==> flow/design.v <==
module LASER (
input CLK,
input RST,
input [3:0] X,
input [3:0] Y,
output reg [3:0] C1X,
output reg [3:0] C1Y,
output reg [3:0] C2X,
output reg [3:0] C2Y,
output reg DONE);
parameter LFSR_WIDTH = 10;
parameter [LFSR_WIDTH-1:0] threshold = 10'd150;
reg [LFSR_WIDTH-1:0] q;  
wire feedback;  
assign feedback = q[9] ^ q[6];
always @(posedge CLK) begin
    if (RST)
        q <= 10'h1;  
    else
        q <= {q[LFSR_WIDTH-2:0], feedback};  
end
wire [3:0] step;
assign step = (q[5])? 4'b0001: 4'b0010;   
reg [1:0] current_state;
reg [1:0] next_state;
parameter  INIT = 0;
parameter READ = 1;
parameter WALK = 2;
parameter OUTPUT = 3;
reg [5:0] cover_prev;  
reg [5:0] cover_current;  
reg [5:0] cover_max;  
reg [5:0] cnt;  
reg [3:0] corX [39:0];  
reg [3:0] corY [39:0];
reg [3:0] x1, y1, x2, y2;  
reg [3:0] tmpX1, tmpY1, tmpX2, tmpY2; 
reg [3:0] dx1, dy1, dx2, dy2;
reg [19:0] round;  
parameter MAX_ROUND = 20'd2000;
parameter [5:0] LAST = 6'd41;  
always @(posedge CLK) begin
  if (current_state == INIT) begin
    corX[cnt] <= X;
    corY[cnt] <= Y;
  end
  if (current_state == READ || next_state == READ) begin
    corX[cnt] <= X;
    corY[cnt] <= Y;
  end
end
always @(*) begin
  if (cnt == 6'd0 || cnt == LAST || next_state == READ || RST) begin
    dx1 = 4'd0; dy1 = 4'd0;
    dx2 = 4'd0; dy2 = 4'd0;
  end
  else if (next_state == WALK) begin
    dx1 = (tmpX1 > corX[cnt-6'd1])? tmpX1 - corX[cnt-6'd1] : corX[cnt-6'd1] - tmpX1;
    dy1 = (tmpY1 > corY[cnt-6'd1])? tmpY1 - corY[cnt-6'd1] : corY[cnt-6'd1] - tmpY1;
    dx2 = (tmpX2 > corX[cnt-6'd1])? tmpX2 - corX[cnt-6'd1] : corX[cnt-6'd1] - tmpX2;
    dy2 = (tmpY2 > corY[cnt-6'd1])? tmpY2 - corY[cnt-6'd1] : corY[cnt-6'd1] - tmpY2;
  end
  else begin
    dx1 = 4'd0; dy1 = 4'd0;
    dx2 = 4'd0; dy2 = 4'd0;
  end
end
always @(posedge CLK) begin
  if (RST)
    current_state <= INIT;
  else
    current_state <= next_state;
end
always @(*) begin
  case (current_state)
    INIT:
      next_state = (RST)? INIT: READ;
    READ:
      next_state = (cnt == 6'd39)? WALK: READ;
    WALK:  
      next_state = (round == MAX_ROUND)? OUTPUT: WALK;
    OUTPUT:
      next_state = INIT;
    default:
      next_state = INIT;
  endcase
end
always @(posedge CLK) begin
  if (RST)
    round <= 0;
  else if (current_state == OUTPUT)
    round <= 0;
  else if (current_state == WALK) begin
    if (cnt == LAST)
      round <= round + 1;
  end
end
always @(posedge CLK) begin
  if (RST) begin
    tmpX2 <= 4'd7; 
  end
  else if (current_state == OUTPUT) begin
    tmpX2 <= 4'd7;
  end
  else if (current_state == WALK && cnt == 6'd0) begin  
    if (q[5]) tmpX2 <= (x2+step < 16)? x2+step : 15; 
    else      tmpX2 <= (x2 > step) ? x2-step : 0;  
  end
end
always @(posedge CLK) begin
  if (RST) begin
    tmpY2 <= 4'd7;
  end
  else if (current_state == OUTPUT) begin
    tmpY2 <= 4'd7;
  end
  else if (current_state == WALK && cnt == 6'd0) begin  
    if (q[9]) tmpY2 <= (y2+step < 16)? y2+step : 15;
    else      tmpY2 <= (y2 > step)? y2-step : 0;  
  end
end
always @(posedge CLK) begin
  if (RST) begin
    tmpX1 <= 4'd7;
  end
  else if (current_state == OUTPUT) begin
    tmpX1 <= 4'd7;
  end
  else if (current_state == WALK && cnt == 6'd0) begin  
    if (q[0]) tmpX1 <= (x1+step < 16)? x1+step : 15;  
    else      tmpX1 <= (x1 > step)? x1-step : 0; 
  end
end
always @(posedge CLK) begin
  if (RST) begin
    tmpY1 <= 4'd7;
  end
  else if (current_state == OUTPUT) begin
    tmpY1 <= 4'd7;
  end
  else if (current_state == WALK && cnt == 6'd0) begin  
    if (q[3]) tmpY1 <= (y1+step < 16)? y1+step : 15; 
    else      tmpY1 <= (y1 > step)? y1-step : 0;  
  end
end
always @(posedge CLK) begin
  if (RST) begin
    x1 <= 4'd0; y1 <= 4'd0;
    x2 <= 4'd8; y2 <= 4'd8;
  end
  else if (current_state == OUTPUT) begin
    x1 <= 4'd0; y1 <= 4'd0;
    x2 <= 4'd8; y2 <= 4'd8;
  end
  else if (current_state == WALK) begin
    if (cnt == LAST) begin
      if(cover_current > cover_prev) begin
        x1 <= tmpX1; y1 <= tmpY1;
        x2 <= tmpX2; y2 <= tmpY2;
      end
      else begin  
        if (q < threshold) begin  
          x1 <= tmpX1; y1 <= tmpY1;
          x2 <= tmpX2; y2 <= tmpY2;
        end
      end
    end
  end
end
always @(posedge CLK) begin
  if (RST)
    cover_prev <= 6'd0;
  else if (current_state == OUTPUT)
    cover_prev <= 6'd0;
  else if (current_state == WALK) begin
    if(cnt == LAST) begin  
      if(cover_current > cover_prev)
        cover_prev <= cover_current;
      else begin  
        if (q < threshold)   
          cover_prev <= cover_current;
      end
    end
  end
end
always @(posedge CLK) begin
  if(RST)
    cover_current <= 6'd0;
  else if(next_state == OUTPUT)   
    cover_current <= 6'd0;
  else if(current_state == WALK) begin
    if(cnt > 0) begin
      if (cnt == LAST)
        cover_current <= 6'd0;
      else begin
        cover_current <= cover_current +
        ((dx1 + dy1 <= 4) || (dx1 == 3 && dy1 == 2) || (dx1 == 2 && dy1 == 3) ||
         (dx2 + dy2 <= 4) || (dx2 == 3 && dy2 == 2) || (dx2 == 2 && dy2 == 3));        
      end
    end
    else 
      cover_current <= 6'd0;
  end
  else
    cover_current <= 6'd0;
end
always @(posedge CLK) begin
  if(RST)
    cover_max <= 6'd0;
  else if(current_state == WALK) begin
    if(cnt == LAST) begin  
      if(cover_current > cover_max)
        cover_max <= cover_current;
    end
  end
  else if(current_state == OUTPUT)
    cover_max <= 0;
  else
    cover_max <= 0;
end
always @(posedge CLK) begin
  if (RST)
    cnt <= 0;
  else if (current_state == OUTPUT || next_state == OUTPUT)
    cnt <= 0;
  else if (next_state == READ)  
    cnt <= cnt + 1;
  else if (current_state == WALK) begin
      cnt <= (cnt == LAST)? 0: cnt+1;
  end
  else
    cnt <= 0;
end
always @(posedge CLK) begin
  if (RST) begin
    C1X <= 4'd7; C1Y <= 4'd7;
    C2X <= 4'd7; C2Y <= 4'd7;
  end
  else if (current_state == WALK) begin
    if(cnt == LAST) begin
      if(cover_current > cover_max) begin
        C1X <= tmpX1; C1Y <= tmpY1;
        C2X <= tmpX2; C2Y <= tmpY2;
      end
    end
  end
end
always @(posedge CLK) begin
  if(RST)
    DONE <= 1'b0;
  else if (next_state == OUTPUT)
    DONE <= 1'b1;
  else
    DONE <= 1'b0;
end
endmodule
make LEC_CHECK=0 ABC_AREA=0 CAP_MARGIN=10 CELL_PAD_IN_SITES_DETAIL_PLACEMENT=1 CELL_PAD_IN_SITES_GLOBAL_PLACEMENT=1 CORE_ASPECT_RATIO=1.37 CORE_MARGIN=2 CORE_UTILIZATION=25 MIN_ROUTING_LAYER=met2 PLACE_DENSITY=0.53 SETUP_SLACK_MARGIN=-0.31 SLEW_MARGIN=15 finish   # period 8.03 ns
run.sh (not shown) runs the stock make flow with config.mk's settings and CLKGATE_MAP_FILE=.
The baseline finished clean.
Change:
ABC_AREA = default   (was 0)
CAP_MARGIN = 20   (was 10)
CELL_PAD_IN_SITES_DETAIL_PLACEMENT = default   (was 1)
CELL_PAD_IN_SITES_GLOBAL_PLACEMENT = default   (was 1)
CORE_ASPECT_RATIO = default   (was 1.37)
CORE_UTILIZATION = 40   (was 25)
MIN_ROUTING_LAYER = default   (was met2)
PLACE_DENSITY = default   (was 0.53)
SETUP_SLACK_MARGIN = default   (was -0.31)
SLEW_MARGIN = 20   (was 15)
clock period = 3.45 ns   (was 8.03 ns; I/O delays follow)
What happened: Now the flow reached the layout checks and failed them: setup timing; clock power grows by 140%; wire length decreases by 7.3%; cell count came out lower by 6.9%; clock-buffer cell count is lower by 10.
Change:
CORE_UTILIZATION = 71   (was 40)
CTS_CLUSTER_SIZE = 24   (was default)
SETUP_SLACK_MARGIN = 0.83   (was default)
clock period = 5.43 ns   (was 3.45 ns; I/O delays follow)
Result: The new run completed and failed the layout checks on setup timing. Design area drops by a little under a tenth. Synthesized cell count is unchanged. Wire length climbs by about a fifth. Sequential power drops by well over a third. Hold slack is better by 0.0079 ns. Total power drops by well over a third. Clock-buffer cell count climbs by 5. Non-clock buffer count drops by 136. Via count climbs by a little under a tenth.
Change:
CORE_UTILIZATION = 28   (was 71)
CTS_CLUSTER_SIZE = default   (was 24)
SETUP_SLACK_MARGIN = default   (was 0.83)
clock period = 7.48 ns   (was 5.43 ns; I/O delays follow)
What happened: Now the flow passed the timing, DRC and antenna checks. Final area came out lower by 1.7%. Total power falls by 30%. Die size climbs by 150%. Clock power went down by 19%. Worst hold slack improves by 0.0031 ns. Sequential cell count stays the same.
Change:
CORE_UTILIZATION = 72   (was 28)
CTS_CLUSTER_SIZE = 47   (was default)
PLACE_DENSITY_LB_ADDON = 0.0   (was default)
SETUP_SLACK_MARGIN = 1.17   (was default)
clock period = 4.38 ns   (was 7.48 ns; I/O delays follow)
=>
- The changed run finished with setup timing left
- worst hold slack hardly moves
- setup slack got worse by 2.3 ns
- routed wire length went up by well over a third
- global-route usage went up by 32 points
- flip-flop count stays the same
- die size went down by well over a third
- critical path depth went up by 2
- total power went up by well over a third
- final cell count went down by about a fifth
- cell area went up by a few percent
- count of clock-buffer cells in the layout went down by 3
Power and IR drop assume default switching activity.
